==> flow/design.v <==
`timescale 1ns / 1ps
module LED_flow(
  input      i_clk,                     
  input      i_rst_n,                   
  input      pause,                     
  output reg [6:0] keyboard_val,        
  output reg [7:0] keyboard             
 );
reg [1:0] cnt2;                         
reg [3:0] flag;                         
reg [23:0] flag_time;                   
reg key_clk_sec;                        
reg key_clk_sec_d;
reg [1:0] cnt;                          
reg key_clk_d;
wire key_clk  = cnt[1];                 
wire sec_tick = key_clk_sec & ~key_clk_sec_d;
wire scan_tick = key_clk & ~key_clk_d;
always @ (posedge i_clk)
   begin
     if (i_rst_n) begin
         cnt <= 2'd0;
         cnt2 <= 2'd0;
         key_clk_sec <= 1'b0;
         key_clk_sec_d <= 1'b0;
         key_clk_d <= 1'b0;
     end else begin
         cnt <= cnt + 1'b1;
         cnt2 <= (cnt2 + 1'b1) % 2'd3;
         if(cnt2 < 2'd1)
             key_clk_sec <= 1'b1;
         else
             key_clk_sec <= 1'b0;
         key_clk_sec_d <= key_clk_sec;
         key_clk_d <= key_clk;
     end
   end
always @ (posedge i_clk)
  begin
    if (i_rst_n)
        flag_time <= 24'b0;
    else if(sec_tick && !pause)
        flag_time <= (flag_time + 1'b1) % 24'd8640000;
  end
always @ (posedge i_clk)
  if (i_rst_n) begin
    flag <= 4'd0;
    keyboard <= 8'b1111_1111;
    keyboard_val <= 7'b1111111;
  end else if (scan_tick)
  begin
    flag <= (flag + 1'b1) % 4'd8;
    case(flag)
       4'h0:begin
                keyboard <= 8'b0111_1111;    
                case((flag_time / 19'd360000) / 4'd10)
                4'd0:keyboard_val <= 7'b0000001;
                4'd1:keyboard_val <= 7'b1001111;
                4'd2:keyboard_val <= 7'b0010010;
                4'd3:keyboard_val <= 7'b0000110;
                4'd4:keyboard_val <= 7'b1001100;
                4'd5:keyboard_val <= 7'b0100100;
                4'd6:keyboard_val <= 7'b0100000;
                4'd7:keyboard_val <= 7'b0001111;
                4'd8:keyboard_val <= 7'b0000000;
                4'd9:keyboard_val <= 7'b0001100;
                endcase
            end
       4'h1:begin
                keyboard <= 8'b1011_1111;    
                case((flag_time / 19'd360000) % 4'd10)
                4'd0:keyboard_val <= 7'b0000001;
                4'd1:keyboard_val <= 7'b1001111;
                4'd2:keyboard_val <= 7'b0010010;
                4'd3:keyboard_val <= 7'b0000110;
                4'd4:keyboard_val <= 7'b1001100;
                4'd5:keyboard_val <= 7'b0100100;
                4'd6:keyboard_val <= 7'b0100000;
                4'd7:keyboard_val <= 7'b0001111;
                4'd8:keyboard_val <= 7'b0000000;
                4'd9:keyboard_val <= 7'b0001100;
                endcase
            end
       4'h2:begin
                keyboard <= 8'b1101_1111;    
                case(((flag_time / 13'd6000) % 6'd60) / 4'd10)
                4'd0:keyboard_val <= 7'b0000001;
                4'd1:keyboard_val <= 7'b1001111;
                4'd2:keyboard_val <= 7'b0010010;
                4'd3:keyboard_val <= 7'b0000110;
                4'd4:keyboard_val <= 7'b1001100;
                4'd5:keyboard_val <= 7'b0100100;
                4'd6:keyboard_val <= 7'b0100000;
                4'd7:keyboard_val <= 7'b0001111;
                4'd8:keyboard_val <= 7'b0000000;
                4'd9:keyboard_val <= 7'b0001100;
                endcase
            end
       4'h3:begin
                keyboard <= 8'b1110_1111;    
                case(((flag_time / 13'd6000) % 6'd60) % 4'd10)
                4'd0:keyboard_val <= 7'b0000001;
                4'd1:keyboard_val <= 7'b1001111;
                4'd2:keyboard_val <= 7'b0010010;
                4'd3:keyboard_val <= 7'b0000110;
                4'd4:keyboard_val <= 7'b1001100;
                4'd5:keyboard_val <= 7'b0100100;
                4'd6:keyboard_val <= 7'b0100000;
                4'd7:keyboard_val <= 7'b0001111;
                4'd8:keyboard_val <= 7'b0000000;
                4'd9:keyboard_val <= 7'b0001100;
                endcase
            end
       4'h4:begin
                keyboard <= 8'b1111_0111;    
                case(((flag_time / 7'd100) % 6'd60) / 4'd10)
                4'd0:keyboard_val <= 7'b0000001;
                4'd1:keyboard_val <= 7'b1001111;
                4'd2:keyboard_val <= 7'b0010010;
                4'd3:keyboard_val <= 7'b0000110;
                4'd4:keyboard_val <= 7'b1001100;
                4'd5:keyboard_val <= 7'b0100100;
                4'd6:keyboard_val <= 7'b0100000;
                4'd7:keyboard_val <= 7'b0001111;
                4'd8:keyboard_val <= 7'b0000000;
                4'd9:keyboard_val <= 7'b0001100;
                endcase
            end
       4'h5:begin
                keyboard <= 8'b1111_1011;    
                case(((flag_time / 7'd100) % 6'd60) % 4'd10)
                4'd0:keyboard_val <= 7'b0000001;
                4'd1:keyboard_val <= 7'b1001111;
                4'd2:keyboard_val <= 7'b0010010;
                4'd3:keyboard_val <= 7'b0000110;
                4'd4:keyboard_val <= 7'b1001100;
                4'd5:keyboard_val <= 7'b0100100;
                4'd6:keyboard_val <= 7'b0100000;
                4'd7:keyboard_val <= 7'b0001111;
                4'd8:keyboard_val <= 7'b0000000;
                4'd9:keyboard_val <= 7'b0001100;
                endcase
            end
       4'h6:begin
                keyboard <= 8'b1111_1101;    
                case((flag_time % 7'd100)/4'd10)
                4'd0:keyboard_val <= 7'b0000001;
                4'd1:keyboard_val <= 7'b1001111;
                4'd2:keyboard_val <= 7'b0010010;
                4'd3:keyboard_val <= 7'b0000110;
                4'd4:keyboard_val <= 7'b1001100;
                4'd5:keyboard_val <= 7'b0100100;
                4'd6:keyboard_val <= 7'b0100000;
                4'd7:keyboard_val <= 7'b0001111;
                4'd8:keyboard_val <= 7'b0000000;
                4'd9:keyboard_val <= 7'b0001100;
                endcase
            end
       4'h7:begin
                keyboard <= 8'b1111_1110;    
                case(flag_time % 4'd10)
                4'd0:keyboard_val <= 7'b0000001;
                4'd1:keyboard_val <= 7'b1001111;
                4'd2:keyboard_val <= 7'b0010010;
                4'd3:keyboard_val <= 7'b0000110;
                4'd4:keyboard_val <= 7'b1001100;
                4'd5:keyboard_val <= 7'b0100100;
                4'd6:keyboard_val <= 7'b0100000;
                4'd7:keyboard_val <= 7'b0001111;
                4'd8:keyboard_val <= 7'b0000000;
                4'd9:keyboard_val <= 7'b0001100;
                endcase
            end
    endcase
  end
endmodule
Settings: LEC_CHECK=0, ABC_AREA=0, CAP_MARGIN=20, CORE_MARGIN=3, CORE_UTILIZATION=68, CTS_CLUSTER_SIZE=25, HOLD_SLACK_MARGIN=0.29, SETUP_SLACK_MARGIN=-1.54, SLEW_MARGIN=15; clock period 17.5 ns.
run.sh (not shown) runs the stock make flow with config.mk's settings and CLKGATE_MAP_FILE=.
The first run did not get past global routing with GRT-0116.
==> next run, changes <==
- ABC_AREA: 0 -> not set
- CORE_MARGIN: 3 -> 2
- CORE_UTILIZATION: 68 -> 64
- CTS_CLUSTER_SIZE: 25 -> not set
- HOLD_SLACK_MARGIN: 0.29 -> not set
- PLACE_DENSITY: not set -> 0.6
- SETUP_SLACK_MARGIN: -1.54 -> not set
- SLEW_MARGIN: 15 -> 20
- clock period: 17.5 -> 36.1 ns (I/O delays scaled with it)
With this change the flow finished with timing, DRC and antenna clean.
Die size rises by 4.0%.
Synthesized area stays the same.
Synthesized cell count is unchanged.
==> next run, changes <==
- CORE_UTILIZATION: 64 -> 40
- clock period: 36.1 -> 24.3 ns (I/O delays scaled with it)
=> The changed run passed the timing, DRC and antenna checks. Maximum frequency rose by about 22%. Register-to-register slack got worse by 6.7 ns. Power rises by 50%. Worst hold slack loses 0.011 ns. Final area came out higher by 5.3%. Wire length decreases by about 1.2%. Combinational power increases by 50%.
==> next run, changes <==
- ABC_AREA: not set -> 1
- CORE_UTILIZATION: 40 -> 70
- clock period: 24.3 -> 11.6 ns (I/O delays scaled with it)
Result: The new run died in detailed placement with DPL-0038. Die area came out lower by well over a third. Synthesized area grows slightly. Synthesized cell count climbs by about a fifth.

* * *

old:
RTL: the design.v shown in full above, as it stands there.
clock: 19.7 ns
lec_check: 0
abc_area: 1
cap_margin: 20
core_margin: 2
core_utilization: 65
cts_cluster_diameter: 246
hold_slack_margin: -0.07
place_density_lb_addon: 0.01
setup_slack_margin: 0.44
slew_margin: 20
tns_end_percent: 5
For old, the flow was terminated by a tool error in global routing (5_1_grt) and produced no final design.
#### Input delta (new over old)
- PLACE_DENSITY now 0.6, previously not set
- ABC_AREA no longer set, was 1
- PLACE_DENSITY_LB_ADDON no longer set, was 0.01
- HOLD_SLACK_MARGIN no longer set, was -0.07
- CTS_CLUSTER_DIAMETER no longer set, was 246
- SETUP_SLACK_MARGIN no longer set, was 0.44
- the clock period (ns, I/O delays scaled along) now 19.4, was 19.7
Findings:
Taking old as the reference, in new width of the chip fell by 0.60 µm; global placer's final weighted congestion now sits higher.
On area after synthesis, new does better than old.
No crash in new: every stage finished, but the layout fails its final checks due to setup timing.

* * *

RTL: the design.v shown in full above, as it stands there.
==> flow/config.mk <==
export PLATFORM = sky130hd
export DESIGN_NAME = LED_flow
export DESIGN_NICKNAME = LED_flow
export VERILOG_FILES = /design/flow/design.v
export SDC_FILE = /design/flow/constraint.sdc
export NUM_CORES = 4
export LEC_CHECK = 0
export ABC_AREA = 1
export CAP_MARGIN = 20
export CELL_PAD_IN_SITES_DETAIL_PLACEMENT = 2
export CELL_PAD_IN_SITES_GLOBAL_PLACEMENT = 2
export CORE_MARGIN = 3
export CORE_UTILIZATION = 42
export CTS_CLUSTER_DIAMETER = 61
export MAX_ROUTING_LAYER = met4
export MIN_ROUTING_LAYER = met2
export SETUP_SLACK_MARGIN = 0.28
export SLEW_MARGIN = 20
export TNS_END_PERCENT = 95
==> flow/constraint.sdc <==
create_clock -name core_clock -period 25.0 [get_ports {i_clk}]
set_input_delay 5.0000 -clock core_clock [delete_from_list [all_inputs] [get_ports {i_clk}]]
set_output_delay 5.0000 -clock core_clock [all_outputs]
set_load 0.01 [all_outputs]
The first run failed in 3_5_place_dp with DPL-0033.
Change:
==> flow/config.mk (replaced) <==
export PLATFORM = sky130hd
export DESIGN_NAME = LED_flow
export DESIGN_NICKNAME = LED_flow
export VERILOG_FILES = /design/flow/design.v
export SDC_FILE = /design/flow/constraint.sdc
export NUM_CORES = 4
export LEC_CHECK = 0
export CAP_MARGIN = 20
export CORE_MARGIN = 3
export CORE_UTILIZATION = 40
export SETUP_SLACK_MARGIN = 0.28
export SLEW_MARGIN = 20
With this change the flow finished with timing, DRC and antenna clean. Synthesized area goes down by 0.62%. Synthesized cell count went down by 15%. Die area went up by 4.2%.
Change:
--- a/flow/config.mk
+++ b/flow/config.mk
@@ -9,3 +9,5 @@
-export CORE_MARGIN = 3
-export CORE_UTILIZATION = 40
-export SETUP_SLACK_MARGIN = 0.28
+export CORE_MARGIN = 2
+export CORE_UTILIZATION = 68
+export CTS_CLUSTER_DIAMETER = 242
+export CTS_CLUSTER_SIZE = 98
+export PLACE_DENSITY = 0.6
Effect:
- flip-flop count does not change
- non-clock buffer count is lower by 27
- worst setup slack loses 0.37 ns
- die size came out lower by 42%
- clock-buffer cell count does not change
Change:
--- a/flow/config.mk
+++ b/flow/config.mk
@@ -10,3 +10 @@
-export CORE_UTILIZATION = 68
-export CTS_CLUSTER_DIAMETER = 242
-export CTS_CLUSTER_SIZE = 98
+export CORE_UTILIZATION = 40
=> The new run finished with timing, DRC and antenna clean; setup slack gets worse by 0.011 ns; via count fell by 5.5%; power is lower by 1.3%; hold slack got worse by 0.016 ns; final area climbs by about 2.6%; non-clock buffer count goes up by 20; synthesized area is unchanged; routed wire length goes down by 1.7%.
Power is estimated from default activity; no workload was simulated.
